==> flow/design.v <==
`timescale 1ns/10ps
module  ATCONV(
	input		clk,
	input		reset,
	output 	    busy,	
	input		ready,	
	output reg	[11:0]	iaddr,
	input signed [12:0]	idata,
	output	reg 	cwr,
	output  reg	[11:0]	caddr_wr,
	output reg 	[12:0] 	cdata_wr,
	output	reg 	crd,
	output reg	[11:0] 	caddr_rd,
	input 	[12:0] 	cdata_rd,
	output reg 	csel
	);
	reg [2:0] cur_state, next_state;
	localparam IDLE = 3'd0;
	localparam READ_IMAGE = 3'd1;
	localparam WRITE_MEM0 = 3'd2;
	localparam READ_MEM0 = 3'd3;
	localparam WRITE_MEM1 = 3'd4;
	localparam FINISH = 3'd5;
	reg [5:0] col, row;
	reg [4:0] tempX_L0, tempY_L0;
	reg [3:0] cnt;
	wire [3:0] is_pad;
	assign is_pad[0] = (col < 6'd2);
	assign is_pad[1] = (col > 6'd61);
	assign is_pad[2] = (row < 6'd2);
	assign is_pad[3] = (row > 6'd61);
	assign busy = !(cur_state == FINISH || cur_state == IDLE);
    reg signed [12:0] kernal;
	reg signed [29:0] conv_sum;
	reg [12:0] max;
	always @(posedge clk or posedge reset) begin
		if(reset) cur_state <= IDLE; 
		else cur_state <= next_state;
	end
	always @(*) begin
		case(cur_state)
			IDLE: begin
				if(ready == 1'b1) next_state = READ_IMAGE;
				else next_state = IDLE;
			end
			READ_IMAGE: begin
				if(cnt == 4'd11) next_state = WRITE_MEM0;
				else next_state = READ_IMAGE;
			end
			WRITE_MEM0: begin
				if(row == 6'd63 && col == 6'd63) next_state = READ_MEM0;
				else next_state = READ_IMAGE;
			end
			READ_MEM0: begin
				if(cnt == 4'd5) next_state = WRITE_MEM1;
				else next_state = READ_MEM0;
			end
			WRITE_MEM1: begin
				if(row == 6'd62 && col == 6'd62) next_state = FINISH;
				else next_state = READ_MEM0;
			end
			FINISH: begin
				next_state = IDLE;
			end
			default: begin
				next_state = IDLE;
			end
		endcase
	end
	always @(posedge clk or posedge reset) begin
		if(reset) begin
			col <= 6'd0;
			row <= 6'd0;
			cnt <= 4'd0;
			tempX_L0 <= 5'd0;
			tempY_L0 <= 5'd0;
			csel <= 1'b0;
			cwr <= 1'b0;
			crd <= 1'b0;
			max <= 13'd0;
			iaddr <= 12'd0;
			caddr_rd <= 12'd0;
			caddr_wr <= 12'd0;
			cdata_wr <= 13'd0;
		end
		else begin
			case(cur_state)
				READ_IMAGE: begin
					case(cnt)
						4'd0: begin   
							case({is_pad[2], is_pad[0]})
								2'b00: iaddr <= {row-6'd2, col-6'd2};
								2'b01: iaddr <= {row-6'd2, 6'd0};
								2'b10: iaddr <= {6'd0, col-6'd2};
								2'b11: iaddr <= {6'd0, 6'd0};
						    endcase
							conv_sum <= 30'd0;
						end
						4'd1: begin   
							if(is_pad[2] == 1'b1) iaddr <= {6'd0, col};
							else iaddr <= {row-6'd2, col};
							conv_sum <= $signed(idata) * kernal;
						end
						4'd2: begin   
							case({is_pad[2], is_pad[1]})
								2'b00: iaddr <= {row-6'd2, col+6'd2};
								2'b01: iaddr <= {row-6'd2, 6'd63};
								2'b10: iaddr <= {6'd0, col+6'd2};
								2'b11: iaddr <= {6'd0, 6'd63};
							endcase
							conv_sum <= conv_sum + $signed(idata) * kernal;
						end
						4'd3: begin   
							if(is_pad[0] == 1'b1) iaddr <= {row, 6'd0};
							else iaddr <= {row, col-6'd2};
							conv_sum <= conv_sum + $signed(idata) * kernal;
						end
						4'd4: begin   
							iaddr <= {row, col};
							conv_sum <= conv_sum + $signed(idata) * kernal;
						end
						4'd5: begin   
							if(is_pad[1] == 1'b1) iaddr <= {row, 6'd63};
							else iaddr <= {row, col+6'd2};
							conv_sum <= conv_sum + $signed(idata) * kernal;
						end
						4'd6: begin   
							case({is_pad[3], is_pad[0]})
								2'b00: iaddr <= {row+6'd2, col-6'd2};
								2'b01: iaddr <= {row+6'd2, 6'd0};
								2'b10: iaddr <= {6'd63, col-6'd2};
								2'b11: iaddr <= {6'd63, 6'd0};
							endcase
							conv_sum <= conv_sum + $signed(idata) * kernal;
						end
						4'd7: begin   
							if(is_pad[3] == 1'b1) iaddr <= {6'd63, col};
							else iaddr <= {row+6'd2, col};
							conv_sum <= conv_sum + $signed(idata) * kernal;
						end
						4'd8: begin   
							case({is_pad[3], is_pad[1]})
								2'b00: iaddr <= {row+6'd2, col+6'd2};
								2'b01: iaddr <= {row+6'd2, 6'd63};
								2'b10: iaddr <= {6'd63, col+6'd2};
								2'b11: iaddr <= {6'd63, 6'd63};
							endcase
							conv_sum <= conv_sum + $signed(idata) * kernal;
						end
						4'd9: begin
							conv_sum <= conv_sum + $signed(idata) * kernal;
						end
						4'd10: begin
							conv_sum <= conv_sum + $signed(13'h1FF4);
						end
						4'd11: begin
							caddr_wr <= {row, col};
							cdata_wr <= (conv_sum[16] || conv_sum[16:4] <= 13'd11)? 13'd0 : conv_sum[16:4]-13'd11;
						end
					endcase
					if(cnt == 11) begin
						cnt <= 4'd0;
						cwr <= 1'b1;
						csel <= 1'b0;
					end
					else 
						cnt <= cnt + 4'd1;
				end
				WRITE_MEM0: begin
					cwr <= 1'b0;
					if(col == 6'd63) begin
						col <= 6'd0;
						row <= row + 6'd1;
					end
					else 
						col <= col + 6'd1;
					if(row == 6'd63 && col == 6'd63) begin
						row <= 6'd0;
						col <= 6'd0;
						cwr <= 1'b0;
						crd <= 1'b1;
						csel <= 1'b0;
					end
				end
				READ_MEM0: begin
					case(cnt)
						4'd0: begin
							caddr_rd <= {row, col};
							max <= 13'd0;
						end
						4'd1: begin
							caddr_rd <= {row, col+6'd1};
							max <= cdata_rd;
						end
						4'd2: begin
							caddr_rd <= {row+6'd1, col};
							max <= (max > cdata_rd)? max : cdata_rd; 
						end
						4'd3: begin
							caddr_rd <= {row+6'd1, col+6'd1};
							max <= (max > cdata_rd)? max : cdata_rd; 
						end
						4'd4: begin
							max <= (max > cdata_rd)? max : cdata_rd;
						end
						4'd5: begin 
							caddr_wr <= {tempY_L0, tempX_L0};
							if(max != 13'd0) begin
								if(max[3:0] != 13'd0) cdata_wr <= (max[12:4] + 1) << 4;
								else cdata_wr <= max[12:4] << 4;
							end
							else 
								cdata_wr <= 13'd0;
						end
					endcase
					if(cnt == 4'd5) begin
						cnt <= 4'd0;
						cwr <= 1'b1;
						crd <= 1'b0;
						csel <= 1'b1;
					end
					else 
						cnt <= cnt + 4'd1;
				end
				WRITE_MEM1: begin
					if(tempX_L0 == 5'd31) begin
						tempY_L0 <= tempY_L0 + 5'd1;
						tempX_L0 <= 5'd0;
					end
					else 
						tempX_L0 <= tempX_L0 + 5'd1;
					if(col == 6'd62) begin
						col <= 6'd0;
						row <= row + 6'd2;
					end
					else
						col <= col + 6'd2;
					if(row == 6'd62 && col == 6'd62) begin
						cwr <= 1'b0;
						crd <= 1'b0;
						csel <= 1'b0;
					end
					else begin
						cwr <= 1'b0;
						crd <= 1'b1;
						csel <= 1'b0;
					end
				end
				FINISH: begin
					row <= 6'd0;
					col <= 6'd0;
					tempX_L0 <= 5'd0;
					tempY_L0 <= 5'd0;
				end
			endcase
		end
	end
	always @(*) begin
		case(cnt)
			4'd1: kernal = 13'h1FFF;
			4'd2: kernal = 13'h1FFE;
			4'd3: kernal = 13'h1FFF;
			4'd4: kernal = 13'h1FFC;
			4'd5: kernal = 13'h0010;
			4'd6: kernal = 13'h1FFC;
			4'd7: kernal = 13'h1FFF;
			4'd8: kernal = 13'h1FFE;
			4'd9: kernal = 13'h1FFF;
			default: kernal = 13'h0;
		endcase
	end
endmodule
clock: 7.08 ns
lec_check: 0
cap_margin: 5
core_margin: 2
core_utilization: 72
cts_cluster_diameter: 355
cts_cluster_size: 36
hold_slack_margin: -0.1
slew_margin: 20
run.sh (not shown) runs the stock make flow with config.mk's settings and CLKGATE_MAP_FILE=.
The starting point finished but fails on setup timing.
Next try:
- CAP_MARGIN: 5 -> 20
- CORE_UTILIZATION: 72 -> 33
- CTS_CLUSTER_DIAMETER: 355 -> unset
- CTS_CLUSTER_SIZE: 36 -> unset
- HOLD_SLACK_MARGIN: -0.1 -> unset
- clock period: 7.08 -> 8.79 ns (I/O delays scaled with it)
Outcome:
- Now the flow ran to the end with no violations
- first-iteration DRC count drops by 76%
- utilization drops by 54 points
Next try:
- CORE_UTILIZATION: 33 -> 50
- SETUP_SLACK_MARGIN: unset -> -0.61
- TNS_END_PERCENT: unset -> 5
- clock period: 8.79 -> 8.68 ns (I/O delays scaled with it)
After rerunning: Global-route usage climbs by 8.5 points. Final cell count shrinks by 7.6%. First-iteration DRC count goes up by 12%. Worst setup slack got worse by 0.061 ns. Routed wire length goes down by about 2.5%. Synthesized area stays the same. Count of clock-buffer cells in the layout shrinks by 1. Design area falls by 1.8%. Sequential share of layout area rose by 0.40 points.
Next try:
- CORE_UTILIZATION: 50 -> 60
- SETUP_SLACK_MARGIN: -0.61 -> unset
- TNS_END_PERCENT: 5 -> unset
- clock period: 8.68 -> 5.15 ns (I/O delays scaled with it)
Result: The new run ran to the end with violations: setup timing; register-to-register slack is worse by 2.3 ns; cell area rises by 12%; first-iteration DRC count rose by 15%.
Next try:
- CORE_UTILIZATION: 60 -> 72
- PLACE_DENSITY_LB_ADDON: unset -> 0.26
- clock period: 5.15 -> 7.2 ns (I/O delays scaled with it)
After rerunning: The new run did not get past global routing on GRT-0232. Die size came out lower by 16%. Synthesized cell count stays the same. Area after synthesis does not change.

* * *

Setup of lane 1:
RTL: the design.v shown in full above, as it stands there.
make LEC_CHECK=0 ABC_AREA=1 CAP_MARGIN=20 CELL_PAD_IN_SITES_DETAIL_PLACEMENT=2 CORE_ASPECT_RATIO=1.72 CORE_MARGIN=2 CORE_UTILIZATION=40 CTS_CLUSTER_DIAMETER=191 CTS_CLUSTER_SIZE=58 GPL_ROUTABILITY_DRIVEN=0 GPL_TIMING_DRIVEN=0 HOLD_SLACK_MARGIN=0.09 SLEW_MARGIN=20 finish   # period 14.9 ns
The flow did not stop early for lane 1: all stages ran, and the layout cleared the timing, DRC and antenna checks.
Setup changes, lane 1 to lane 2
- GPL_TIMING_DRIVEN: 0 -> unset
- CTS_CLUSTER_DIAMETER: 191 -> unset
- GPL_ROUTABILITY_DRIVEN: 0 -> unset
- CELL_PAD_IN_SITES_DETAIL_PLACEMENT: 2 -> unset
- CTS_CLUSTER_SIZE: 58 -> unset
- CORE_UTILIZATION: 40 -> 22
- HOLD_SLACK_MARGIN: 0.09 -> unset
- CORE_ASPECT_RATIO: 1.72 -> unset
- the clock period (ns, I/O delays scaled along): 14.9 -> 10.0
Notes after the runs:
Lane 2 has completed all stages; timing, DRC and antenna checks passed. In the flow results for lane 2 and lane 1, the minimum hold slack is larger on lane 1. Lane 1 → lane 2: die extent in y has increased; share of the core filled with cells in the final layout lower; hold buffer count at cts held steady; wire length of the first global-routing pass -44%. Lane 1 has a higher pin slew with the least headroom to its limit than lane 2. Lane 2 ended up with a lower setup slack than lane 1 did. Lane 2 — total of fill cells in the finished design 2464 higher, lane 1 as reference. Higher cell area after placement goes to lane 2 over lane 1. Compared to lane 1, lane 2 has global-route usage over all layers 31 points lower.
Here is what was changed in the inputs of lane 3 compared with lane 2.
- changing CORE_UTILIZATION from 22 to 38
- changing CAP_MARGIN from 20 to 15
- setting TNS_END_PERCENT to 15 for the first time
- changing SLEW_MARGIN from 20 to 5
- removing ABC_AREA (formerly 1)
- setting CTS_CLUSTER_SIZE to 69 for the first time
- setting CTS_CLUSTER_DIAMETER to 386 for the first time
## What came out
- Lane 3 vs lane 2 — via count normalized by instance count rose 20%.
- Any difference in synthesized area between lane 3 and lane 2 is small enough to ignore.
Setup changes, lane 3 to lane 4
- GPL_ROUTABILITY_DRIVEN newly set to 0
- CORE_ASPECT_RATIO newly set to 0.84
- ABC_AREA newly set to 0
- CELL_PAD_IN_SITES_GLOBAL_PLACEMENT newly set to 1
- MIN_ROUTING_LAYER newly set to met2
- CORE_UTILIZATION changed from 38 to 22
- CTS_CLUSTER_DIAMETER changed from 386 to 245
- CTS_CLUSTER_SIZE removed (was 69)
- MAX_ROUTING_LAYER newly set to met4
- CAP_MARGIN changed from 15 to 20
- SLEW_MARGIN changed from 5 to 20
- SETUP_SLACK_MARGIN newly set to 1.37
### Flow results
Per the comparison of lane 4 with lane 3, first-pass GRT wire length saw an increase; chip footprint has increased. The post-cts sizing count reported for lane 4 is greater than that of lane 3 by 1. Lane 4 reports its layer carrying the most global-route usage as met3 while lane 3 reports met2.
Input changes introduced in lane 5 (baseline for comparison: lane 4):
- a change of CORE_UTILIZATION from 22 to 40
- a deleted MIN_ROUTING_LAYER that had been met2
- a deleted CTS_CLUSTER_DIAMETER that had been 245
- a deleted CORE_ASPECT_RATIO that had been 0.84
- a deleted CELL_PAD_IN_SITES_GLOBAL_PLACEMENT that had been 1
- a deleted TNS_END_PERCENT that had been 15
- a deleted GPL_ROUTABILITY_DRIVEN that had been 0
- a deleted ABC_AREA that had been 0
- a deleted MAX_ROUTING_LAYER that had been met4
- a deleted SETUP_SLACK_MARGIN that had been 1.37
Results
- Going from lane 4 to lane 5, wire length shrank by more than 10%.
- Compared with lane 4, lane 5 shows tally of filler cells in the layout that has gone down by more than half.
- Relative to lane 4, overall die width has decreased by 32% in lane 5.
- [diff] final instance area, lane 5 relative to lane 4: improvement
- Comparing lane 4 against lane 5, there is no change at all in storage element area.
